==> inputs of juniper <==
## conv_engine
module conv_engine(
    input         clk,
    input         reset,
    input         en_ctrl,
    output [15:0] s_addr,
    output [15:0] w_addr,
    output [15:0] b_addr,
    input  [7:0]  signal,
    input  [7:0]  weight,
    input  [7:0]  bias,
    output [15:0] save_addr,
    output [7:0]  convout,
    output        en_write,
    output        finish
);
    wire s_convout, en_save, en_sum;
    wire en_mac, en_sat, en_mult_r;
    conv_ctrl groundctrl (
        .clk(clk),
        .reset(reset),
        .en_ctrl(en_ctrl),
        .s_addr(s_addr),
        .w_addr(w_addr),
        .b_addr(b_addr),
        .save_addr(save_addr),
        .en_sum(en_sum),
        .en_save(en_save),
        .en_write(en_write),
        .s_convout(s_convout),
        .en_sat(en_sat),
        .en_mac(en_mac),
        .en_mult_r(en_mult_r),
        .finish(finish)
    );
    convolve conv (
        .clk(clk),
        .reset(reset),
        .clken(en_mac),
        .s_convout(en_write),
  ...
export LEC_CHECK = 0
export ABC_AREA = 0
export CAP_MARGIN = 5
export CELL_PAD_IN_SITES_GLOBAL_PLACEMENT = 2
export CORE_MARGIN = 2
export CORE_UTILIZATION = 32
export CTS_CLUSTER_DIAMETER = 330
export CTS_CLUSTER_SIZE = 40
export GPL_ROUTABILITY_DRIVEN = 0
export GPL_TIMING_DRIVEN = 1
export MIN_ROUTING_LAYER = met2
export PLACE_DENSITY_LB_ADDON = 0.11
export SLEW_MARGIN = 0
export TNS_END_PERCENT = 70
create_clock -name core_clock -period 7.81 [get_ports {clk}]
run.sh (not shown) runs the stock make flow with config.mk's settings and CLKGATE_MAP_FILE=.
==> garnet (differences from juniper) <==
ABC_AREA = default   (was 0)
CAP_MARGIN = 20   (was 5)
CELL_PAD_IN_SITES_GLOBAL_PLACEMENT = default   (was 2)
CORE_UTILIZATION = 17   (was 32)
CTS_CLUSTER_DIAMETER = default   (was 330)
CTS_CLUSTER_SIZE = default   (was 40)
GPL_ROUTABILITY_DRIVEN = default   (was 0)
GPL_TIMING_DRIVEN = default   (was 1)
MIN_ROUTING_LAYER = default   (was met2)
PLACE_DENSITY_LB_ADDON = default   (was 0.11)
SLEW_MARGIN = 20   (was 0)
TNS_END_PERCENT = default   (was 70)
==> flow/constraint.sdc (replaced) <==
create_clock -name core_clock -period 8.44 [get_ports {clk}]
set_input_delay 1.6880 -clock core_clock [delete_from_list [all_inputs] [get_ports {clk}]]
set_output_delay 1.6880 -clock core_clock [all_outputs]
set_load 0.01 [all_outputs]
==> xenon (differences from juniper) <==
ABC_AREA = default   (was 0)
CAP_MARGIN = 20   (was 5)
CELL_PAD_IN_SITES_GLOBAL_PLACEMENT = default   (was 2)
CORE_UTILIZATION = 68   (was 32)
CTS_CLUSTER_DIAMETER = default   (was 330)
CTS_CLUSTER_SIZE = default   (was 40)
GPL_ROUTABILITY_DRIVEN = default   (was 0)
GPL_TIMING_DRIVEN = default   (was 1)
MIN_ROUTING_LAYER = default   (was met2)
PLACE_DENSITY_LB_ADDON = default   (was 0.11)
SLEW_MARGIN = 20   (was 0)
TNS_END_PERCENT = default   (was 70)
==> flow/constraint.sdc (replaced) <==
create_clock -name core_clock -period 7.45 [get_ports {clk}]
set_input_delay 1.4900 -clock core_clock [delete_from_list [all_inputs] [get_ports {clk}]]
set_output_delay 1.4900 -clock core_clock [all_outputs]
set_load 0.01 [all_outputs]
==> flow_metrics.py <==
# Physical implementation metrics
metrics = {
    "run_status": {
        "outcome": "no timing/DRC/antenna violations",
    },
    "final_timing": {
        "fmax_mhz": 126,
    },
    "critical_path": {
        "crit_start": "weight[4]",
    },
    "cells_and_area": {
        "area_growth_pct": 17.3,
    },
    "place": {
        "place_ws_ps": 51.4,
    },
    "detailed_routing": {
        "route.met3.wl_mm": 2.29,
    },
}
Source of the figures above: garnet

==> flow_metrics.py <==
# Physical implementation metrics
metrics = {
    "final_timing": {
        "period_used_share": 0.956,
    },
    "cells_and_area": {
        "fin_cells": 2497,
    },
    "run_status": {
        "outcome": "no timing/DRC/antenna violations",
    },
    "place": {
        "place_ws_ps": -352,
    },
    "critical_path": {
        "crit_start": "signal[1]",
    },
}
Source of the figures above: xenon

==> flow_metrics.py <==
# Physical implementation metrics
metrics = {
    "critical_path": {
        "crit_start": "signal[7]",
    },
    "place": {
        "dpl.cell_count": 2803,
        "place_ws_ps": -87.0,
    },
    "detailed_routing": {
        "ant_nets": 0,
        "route.met3.wl_mm": 22.1,
    },
    "yosys": {
        "syn_area_um2": 17600,
    },
    "run_status": {
        "outcome": "no timing/DRC/antenna violations",
    },
    "hold_path": {
        "min_path_type": "reg -> reg",
    },
    "cells_and_area": {
        "utilization": 0.367,
    },
}
Source of the figures above: juniper


* * *

==> inputs of v33 <==
Starting RTL as in the previous note.
Settings: LEC_CHECK=0, ABC_AREA=1, CAP_MARGIN=20, CORE_ASPECT_RATIO=0.5, CORE_MARGIN=2, CORE_UTILIZATION=59, CTS_CLUSTER_DIAMETER=356, CTS_CLUSTER_SIZE=97, PLACE_DENSITY=0.35, SETUP_SLACK_MARGIN=1.04, SLEW_MARGIN=20; clock period 4.51 ns.
==> inputs of v38, as changes to v33 <==
ABC_AREA = default   (was 1)
CAP_MARGIN = 40   (was 20)
CORE_ASPECT_RATIO = default   (was 0.5)
CORE_UTILIZATION = 72   (was 59)
CTS_CLUSTER_DIAMETER = 102   (was 356)
CTS_CLUSTER_SIZE = 15   (was 97)
PLACE_DENSITY = default   (was 0.35)
PLACE_DENSITY_LB_ADDON = 0.27   (was default)
SETUP_SLACK_MARGIN = default   (was 1.04)
==> flow/constraint.sdc (replaced) <==
create_clock -name core_clock -period 5.83 [get_ports {clk}]
set_input_delay 1.1660 -clock core_clock [delete_from_list [all_inputs] [get_ports {clk}]]
set_output_delay 1.1660 -clock core_clock [all_outputs]
set_load 0.01 [all_outputs]
==> qor summary <==
quantity                                                                               v33                                      v38
Netlist area before placement                                                  0.01822 mm²                              0.01756 mm²
Die outline height                                                                128.3 µm                                 160.2 µm
Mean instance size in the synthesized netlist                                    7.540 µm²                                8.572 µm²
Sw Pwr                                                                            4.870 mW                                 2.910 mW
Pre-CTS setup slack                                                               -1876 ps                                 -1299 ps
Count of non-CTS inverters in the layout                                               482                                      262
Overall die width                                                                 252.6 µm                                 160.2 µm
Run status                                                        finished with violations                 finished with violations
Violated checks                                                       negative setup slack                     negative setup slack
Crit path DRT                                                                      4890 ps                                  6180 ps
Final std cells w/o fill                                                              3238                                     2585
Area taken by multi-input logic gates                                          0.01448 mm²                              0.01314 mm²
Overall fraction of global-route tracks in use                                      30.56%                                   37.92%
Power of the combinational group                                                   7.87 mW                                  4.36 mW
Synthesized-area fraction occupied by adder cells                                   28.93%                                   30.08%
Detailed Place HPWL                                                               34350 µm                                 34810 µm
Crit Reg-Reg Endpoint                              groundctrl.address_generator.w_addr[13]  groundctrl.address_generator.s_addr[15]
Count of instantiated cells in the yosys netlist                                      2417                                     2049
M1 WL                                                                             22160 µm                                 18780 µm
Compound Share, Synth                                                               12.68%                                   13.80%
Summed standard-cell area reported by yosys                                    0.01822 mm²                              0.01756 mm²
Wirelength, routed                                                                53710 µm                                 53070 µm
Routed wl met2                                                                    27090 µm                                 26600 µm
R2R depth                                                                               27                                       23
Largest clock skew in the final design                                            23.36 ps                                 17.75 ps
Placed Area                                                                    0.02238 mm²                              0.01964 mm²

* * *

==> v28 <==
==> flow/design.v <==
module iterator(
	clk,
	reset,
	en_ctrl, 
	i, 
	j, 
	k,
	l,
	m, 
	n,
	en_sum,
	en_save,
	fin_r,
	in_row,
	in_col
);
	parameter [8-1:0] CONV_DIM_IMG    = 32;  
	parameter [8-1:0] CONV_DIM_OUT    = 32;  
	parameter [8-1:0] CONV_DIM_KERNEL = 5;   
	parameter [8-1:0] CONV_OUT_CH     = 32;  
	parameter [8-1:0] CONV_DIM_CH     = 3;
	parameter [8-1:0] STRIDE          = 1;
	parameter [8-1:0] PADDING         = 2;
	input clk;
	input en_ctrl;
	input reset;
	output en_sum;
	output en_save;
	output reg fin_r;
	output reg [8-1:0] i;
	output reg [8-1:0] j; 
	output reg [8-1:0] k; 
	output reg [8-1:0] m; 
	output reg [8-1:0] n; 
	output reg [8-1:0] l; 
	output signed [8-1:0]  in_row, in_col;
	reg fin, finish;
	wire cond;
	assign in_row = (STRIDE * j) + m - PADDING;
	assign in_col = (STRIDE * k) + n - PADDING;
	assign cond   = en_ctrl & ~fin_r;
	assign en_sum = (en_ctrl && (l < CONV_DIM_CH) && (in_row >= 8'd0 && in_col >= 8'd0 && in_row < CONV_DIM_IMG && in_col < CONV_DIM_IMG)) ? 1'b1 : 1'b0;
	assign en_save = (m > 8'd0 || n > 8'd0) ? 1'b0 : (j < 8'd2) ? 1'd1 : (l == 8'd0) ? 1'd1 : 1'b0; 
	always @(posedge clk) begin
		if(reset) begin
			fin <= 0;
			fin_r <= 0;
		end else begin
			fin <= finish;
			fin_r <= fin;
		end
	end
	always @(posedge clk) begin
		if(reset) begin
			i <= 0;
			j <= 0;
			k <= 0;
			l <= 0;
			m <= 0;
			n <= 0;
			finish <= 0;
		end else if(cond) begin
		    if(en_sum) begin
				l <= l + 8'd1;
			end else begin
				l <= 0;
				n <= n + 8'd1;
				if(n == (CONV_DIM_KERNEL-1)) begin
			    	n <= 8'b0;
			    	m <= m + 8'b1;
			    	if(m == (CONV_DIM_KERNEL-1)) begin
			    		m <= 0;
			       		k <= k + 8'b1;
			       		if(k == (CONV_DIM_OUT-1)) begin
			           		k <= 0;
			           		j <= j + 8'b1;
			           		if(j == (CONV_DIM_OUT-1)) begin
				           		j <= 0;
				           		i <= i + 8'b1;
				           		if(i == (CONV_OUT_CH-1)) begin
				            		i <= 0;
					          		finish <= 1;
				           		end
				   	    	end
			           	end
		           	end
			    end
			end
		end
	end
endmodule
module addr_generator(
    clk,
    reset,
    enable,
    en_save,
    i,
    j,
    k,
    l,
    m,
    n,
    s_addr,
    w_addr,
    b_addr,
    save_addr
);
    parameter [8-1:0] CONV_DIM_IMG    = 32;
	parameter [8-1:0] CONV_DIM_KERNEL = 5;
	parameter [8-1:0] CONV_DIM_CH     = 3;
    parameter [8-1:0] CONV_OUT_CH     = 32;
    parameter [8-1:0] CONV_DIM_OUT    = 32;
    parameter [8-1:0] STRIDE          = 1;
    parameter [8-1:0] PADDING         = 2;
    parameter [8-1:0] KSIZE           = 4;
    input clk;
    input reset;
    input enable;
    input en_save;
    input [8-1:0] i;
    input [8-1:0] j;
    input [8-1:0] k;
    input [8-1:0] m;
    input [8-1:0] n;
    input [8-1:0] l;
    output reg [16-1:0] s_addr;
    output reg [16-1:0] w_addr;
    output reg [16-1:0] save_addr;
    output reg [16-1:0] b_addr;
    always @(posedge clk) begin
        if(reset) begin
            s_addr <= 0;
            w_addr <= 0;
            b_addr <= 0;
        end else if(enable) begin
            s_addr <= (((((STRIDE * j) + m - PADDING) * CONV_DIM_IMG) + ((STRIDE * k) + n - PADDING)) * CONV_DIM_CH) + l;
            w_addr <= (i * CONV_DIM_CH * CONV_DIM_KERNEL * CONV_DIM_KERNEL) + (((m * CONV_DIM_KERNEL) + (n)) * CONV_DIM_CH) + l;
            b_addr <= i;
        end
    end
    reg [7:0] i_r, j_r, k_r;
    reg [7:0] i_r1, j_r1, k_r1;
    always @(posedge clk) begin
        if (reset) begin
            i_r <= 0;
            j_r <= 0;
            k_r <= 0;
            i_r1 <= 0;
            j_r1 <= 0;
            k_r1 <= 0;
        end else begin
            i_r  <= i;
            i_r1 <= i_r;
            j_r <= j;
            j_r1 <= j_r;
            k_r <= k;
            k_r1 <= k_r;
        end
    end
    always @(posedge clk) begin
        if (reset) begin
            save_addr <= 0;
        end else if(en_save) begin
            if (j == 0 && k == 0) begin
                save_addr <= i_r1 + (((j_r1 * CONV_DIM_OUT) + (k_r1)) * CONV_OUT_CH);
            end else begin
                save_addr <= i + (((j * CONV_DIM_OUT) + (k[KSIZE:0]-1'b1)) * CONV_OUT_CH);
            end
        end
    end
endmodule  
module conv_ctrl(
    clk,
    reset,
    en_ctrl,
    s_addr,
    w_addr,
    b_addr,
    save_addr,
    en_sum,
    en_save,
    en_write,
    s_convout,
    en_sat,
    en_mac,
    en_mult_r,
    finish
);
    parameter [8-1:0] CONV_DIM_IMG    = 32;
    parameter [8-1:0] CONV_DIM_OUT    = 32;    
    parameter [8-1:0] CONV_DIM_KERNEL = 5;     
    parameter [8-1:0] CONV_DIM_CH     = 3;    
    parameter [8-1:0] CONV_OUT_CH     = 32;   
    parameter [8-1:0] STRIDE          = 1;    
    parameter [8-1:0] PADDING         = 2;    
    parameter [8-1:0] KSIZE           = 4;
    localparam [2:0] START     = 0;
    localparam [2:0] ITERATING = 1;
    localparam [2:0] SAVE      = 2;
    localparam [2:0] END       = 3;
    input clk;
    input reset;
    input en_ctrl;
    output [16-1:0] s_addr;
    output [16-1:0] w_addr;
    output [16-1:0] save_addr;
    output [16-1:0] b_addr;
    output finish;
    output en_sum, en_save;
    output en_mult_r;
    output reg en_write, en_mac, en_sat, s_convout;
    wire [8-1:0] i, j, k, l, m, n;
    wire signed [8-1:0] in_row, in_col;
    reg en_read;
    assign en_mult_r = (k >= 8'd2 || j == 8'd2) ? 1'b1 
                     : (k == 8'd1 || j == 8'd1) ? 1'b0 
                     : (m > 8'd0  || n > 8'd0) ? 1'b0 : 1'b1; 
    always @(posedge clk) begin
        if (reset) begin
            en_read   <= 1'b0;
            en_write  <= 1'b0;
            s_convout <= 1'b0;
            en_mac    <= 1'b0; 
            en_sat    <= 1'b0;
        end else if (en_ctrl) begin
            en_read   <= en_sum;
            en_mac    <= en_read;
            s_convout <= en_save;
            en_sat    <= en_save;
            en_write  <= en_sat;
        end
    end
    iterator #(
        .CONV_DIM_IMG(CONV_DIM_IMG),
        .CONV_DIM_OUT(CONV_DIM_OUT),
        .CONV_DIM_KERNEL(CONV_DIM_KERNEL),
        .CONV_OUT_CH(CONV_OUT_CH),
        .CONV_DIM_CH(CONV_DIM_CH),
        .STRIDE(STRIDE),
        .PADDING(PADDING)
    ) iter (
        .clk(clk),
        .reset(reset),
        .en_ctrl(en_ctrl),
        .i(i),
        .j(j),
        .k(k),
        .l(l),
        .m(m),
        .n(n),
        .en_sum(en_sum),
        .en_save(en_save),    
        .fin_r(finish),
        .in_row(in_row),
        .in_col(in_col)
    );
    addr_generator #(
        .CONV_DIM_IMG(CONV_DIM_IMG),
        .CONV_DIM_KERNEL(CONV_DIM_KERNEL),
        .CONV_DIM_CH(CONV_DIM_CH),
        .CONV_DIM_OUT(CONV_DIM_OUT),
        .CONV_OUT_CH(CONV_OUT_CH),
        .STRIDE(STRIDE),
        .PADDING(PADDING),
        .KSIZE(KSIZE)
    ) address_generator (
        .clk(clk),
        .reset(reset),
        .enable(en_sum),
        .en_save(s_convout),
        .i(i),
        .j(j),
        .k(k),
        .l(l),
        .m(m),
        .n(n),
        .s_addr(s_addr),
        .w_addr(w_addr),
        .b_addr(b_addr),
        .save_addr(save_addr)
    );
endmodule
module sig_altmult_accum
(
	input [7:0] dataa,
	input [7:0] datab,
	input clk, aclr, clken, sload,
	output signed [17:0] adder_out
);
	reg	signed [17:0] old_result;
	reg signed [17:0] accum_out;
	wire signed [17:0] multa;
	reg sload_reg;
	assign multa = $signed(dataa) * $signed(datab);
	always @ (accum_out, sload_reg)
	begin
		if (sload_reg)
			old_result <= 0;
		else
			old_result <= accum_out;
	end
	assign adder_out = accum_out;
	always @ (posedge clk)
	begin
		if (aclr)
		begin
			sload_reg <= 0;
			accum_out <= 0;
		end
		else if (clken)
		begin
			sload_reg <= sload;
			accum_out <= old_result + multa;
		end
	end
endmodule
module convolve(
    clk,
    reset,
    clken,
    s_convout,
    en_sat,
    en_mult_r,
    bias,
    signal,
    weight,
    convout
);
    parameter BIAS_SHIFT = 6;
    parameter OUT_SHIFT  = 9;
    input  clk, reset, clken, s_convout, en_sat, en_mult_r;
    input  [7:0] signal, weight;
    input  [7:0] bias;
    output wire signed [7:0] convout;
    wire signed [17:0] adder_out;
    reg signed  [17:0] conv_temp;
    sig_altmult_accum mac(
        .clk(clk),
        .aclr(reset | s_convout),
        .clken(clken),
        .sload(s_convout),
        .dataa(signal),
        .datab(weight),
        .adder_out(adder_out)
    );
    reg signed [17:0] multa_r;
    always @(posedge clk) begin
        if(reset) begin
            multa_r <= 18'b0;
        end else if(en_mult_r) begin
            if (clken && s_convout) begin
                multa_r <= $signed(signal) * $signed(weight);
            end
        end else begin
            multa_r <= 18'b0;
        end
    end
    always @(posedge clk) begin
        if(reset) begin
            conv_temp <= 18'b0;
        end else if(en_sat) begin
            conv_temp <= (adder_out + multa_r + ($signed(bias) <<< BIAS_SHIFT)) >>> OUT_SHIFT;
        end
    end
    assign convout = (conv_temp >  18'sd127) ?  8'd127  :
                     (conv_temp < -18'sd128) ? -8'd128  : conv_temp[7:0];
endmodule
module conv_engine(
    input         clk,
    input         reset,
    input         en_ctrl,
    output [15:0] s_addr,
    output [15:0] w_addr,
    output [15:0] b_addr,
    input  [7:0]  signal,
    input  [7:0]  weight,
    input  [7:0]  bias,
    output [15:0] save_addr,
    output [7:0]  convout,
    output        en_write,
    output        finish
);
    wire s_convout, en_save, en_sum;
    wire en_mac, en_sat, en_mult_r;
    conv_ctrl groundctrl (
        .clk(clk),
        .reset(reset),
        .en_ctrl(en_ctrl),
        .s_addr(s_addr),
        .w_addr(w_addr),
        .b_addr(b_addr),
        .save_addr(save_addr),
        .en_sum(en_sum),
        .en_save(en_save),
        .en_write(en_write),
        .s_convout(s_convout),
        .en_sat(en_sat),
        .en_mac(en_mac),
        .en_mult_r(en_mult_r),
        .finish(finish)
    );
    convolve conv (
        .clk(clk),
        .reset(reset),
        .clken(en_mac),
        .s_convout(en_write),
        .en_sat(en_sat),
        .en_mult_r(en_mult_r),
        .bias(bias),
        .signal(signal),
        .weight(weight),
        .convout(convout)
    );
endmodule
==> flow/run.sh <==
#!/bin/bash
# the make line also repeats each setting of config.mk as NAME=value (left out here)
make -C /OpenROAD-flow-scripts/flow DESIGN_CONFIG=/design/flow/config.mk WORK_HOME=/design/flow/orfs CLKGATE_MAP_FILE= finish
==> flow/config.mk <==
export PLATFORM = sky130hd
export DESIGN_NAME = conv_engine
export DESIGN_NICKNAME = conv_engine
export VERILOG_FILES = /design/flow/design.v
export SDC_FILE = /design/flow/constraint.sdc
export NUM_CORES = 4
export LEC_CHECK = 0
export ABC_AREA = 1
export CAP_MARGIN = 20
export CORE_MARGIN = 2
export CORE_UTILIZATION = 72
export CTS_CLUSTER_SIZE = 13
export GPL_TIMING_DRIVEN = 1
export HOLD_SLACK_MARGIN = -0.05
export PLACE_DENSITY_LB_ADDON = 0.15
export SETUP_SLACK_MARGIN = 0.61
export SLEW_MARGIN = 10
export TNS_END_PERCENT = 70
==> flow/constraint.sdc <==
create_clock -name core_clock -period 2.05 [get_ports {clk}]
set_input_delay 0.4100 -clock core_clock [delete_from_list [all_inputs] [get_ports {clk}]]
set_output_delay 0.4100 -clock core_clock [all_outputs]
set_load 0.01 [all_outputs]
==> v31 (differences from v28) <==
--- a/flow/config.mk
+++ b/flow/config.mk
@@ -10,9 +10,9 @@
 export CORE_MARGIN = 2
-export CORE_UTILIZATION = 72
-export CTS_CLUSTER_SIZE = 13
+export CORE_UTILIZATION = 69
+export CTS_CLUSTER_SIZE = 34
 export GPL_TIMING_DRIVEN = 1
 export HOLD_SLACK_MARGIN = -0.05
-export PLACE_DENSITY_LB_ADDON = 0.15
-export SETUP_SLACK_MARGIN = 0.61
-export SLEW_MARGIN = 10
+export PLACE_DENSITY_LB_ADDON = 0.11
+export SETUP_SLACK_MARGIN = 1.36
+export SLEW_MARGIN = 40
 export TNS_END_PERCENT = 70
==> flow/constraint.sdc (replaced) <==
create_clock -name core_clock -period 5.33 [get_ports {clk}]
set_input_delay 1.0660 -clock core_clock [delete_from_list [all_inputs] [get_ports {clk}]]
set_output_delay 1.0660 -clock core_clock [all_outputs]
set_load 0.01 [all_outputs]
==> v26 (differences from v28) <==
--- a/flow/config.mk
+++ b/flow/config.mk
@@ -7,11 +7,9 @@
 export LEC_CHECK = 0
-export ABC_AREA = 1
+export ABC_AREA = 0
 export CAP_MARGIN = 20
 export CORE_MARGIN = 2
-export CORE_UTILIZATION = 72
-export CTS_CLUSTER_SIZE = 13
+export CORE_UTILIZATION = 69
 export GPL_TIMING_DRIVEN = 1
 export HOLD_SLACK_MARGIN = -0.05
-export PLACE_DENSITY_LB_ADDON = 0.15
-export SETUP_SLACK_MARGIN = 0.61
+export PLACE_DENSITY_LB_ADDON = 0.11
 export SLEW_MARGIN = 10
==> flow/constraint.sdc (replaced) <==
create_clock -name core_clock -period 5.99 [get_ports {clk}]
set_input_delay 1.1980 -clock core_clock [delete_from_list [all_inputs] [get_ports {clk}]]
set_output_delay 1.1980 -clock core_clock [all_outputs]
set_load 0.01 [all_outputs]
==> out/writeup.txt <==
Setup violations remaining at the end of the flow were counted as 3. The logs give -182 ps for the slack of the critical path and 34400 µm for the half-perimeter wire length after placement. After synthesis, the chip area reported by Yosys is 17600 µm². The aoi/oai-family share of the synthesized area is 0.138. Synthesis instantiated 77 different standard cells from the library. The area fraction in and, or, nand and nor cells was 0.168; the die boundary height was 164 µm. The run finished, with violations left.

Failing layout checks were recorded as setup timing.
The numbers above come from v26.

==> out/writeup.txt <==
The flow did not finish. The flow stopped in clock tree synthesis. The tool reported: "[ERROR DPL-0038] Utilization greater than 100%, impossible to legalize".

The area recorded from the Yosys report for this design is 18200 µm². The adder-cell share of the synthesized area works out to 0.289. For reference, the top cells by count after synthesis are sky130_fd_sc_hd__inv_1, sky130_fd_sc_hd__nand2_1, sky130_fd_sc_hd__ha_1. The most used standard cell by instance count after synthesis was sky130_fd_sc_hd__inv_1. The aoi/oai-family share of the synthesized area was 0.127; the die boundary height was 163 µm.

The half-perimeter wire length after placement was 53200 µm; the multiplexer area fraction after synthesis was 0. The area fraction in and, or, nand and nor cells works out to 0.180. The xor and xnor fraction of the mapped netlist area came out at 0.0647. Input and output buffers added on the ports amount to 92.

Counting flops with a built-in enable in the synthesized netlist gives 0. The standard-cell row count is 58, and the number of distinct library cell variants in the gate-level netlist after synthesis is 53.
The numbers above come from v28.

==> out/writeup.txt <==
The non-clock inverters instantiated in the layout total 482. With the top achievable clock speed at 0.124 GHz, the switching fraction of total power is 0.480. The clock group share of total power was 0.140; the number of distinct library cell variants in the gate-level netlist after synthesis was 53. The run gives 59 as the standard-cell row count. Per the OpenROAD floorplan log, the height of the die is 167 µm. The stat command in Yosys gives a chip area of 18200 µm². The tools report the overall overflow remaining after global route as 0.

The aoi/oai-family share of the synthesized area works out to 0.127. The class occupying the most area after layout is reported as logic gates. The slack of the critical path is -2730 ps. The checks that failed: setup timing.

The flow ran to the end, but the layout failed its checks. The minimum period implied by the final worst setup slack was 8060 ps; the total of endpoints with negative setup slack in the final report was 22. Detailed placement ended at an HPWL of 36200 µm.
The numbers above come from v31.

Power is estimated from default activity; no workload was simulated.
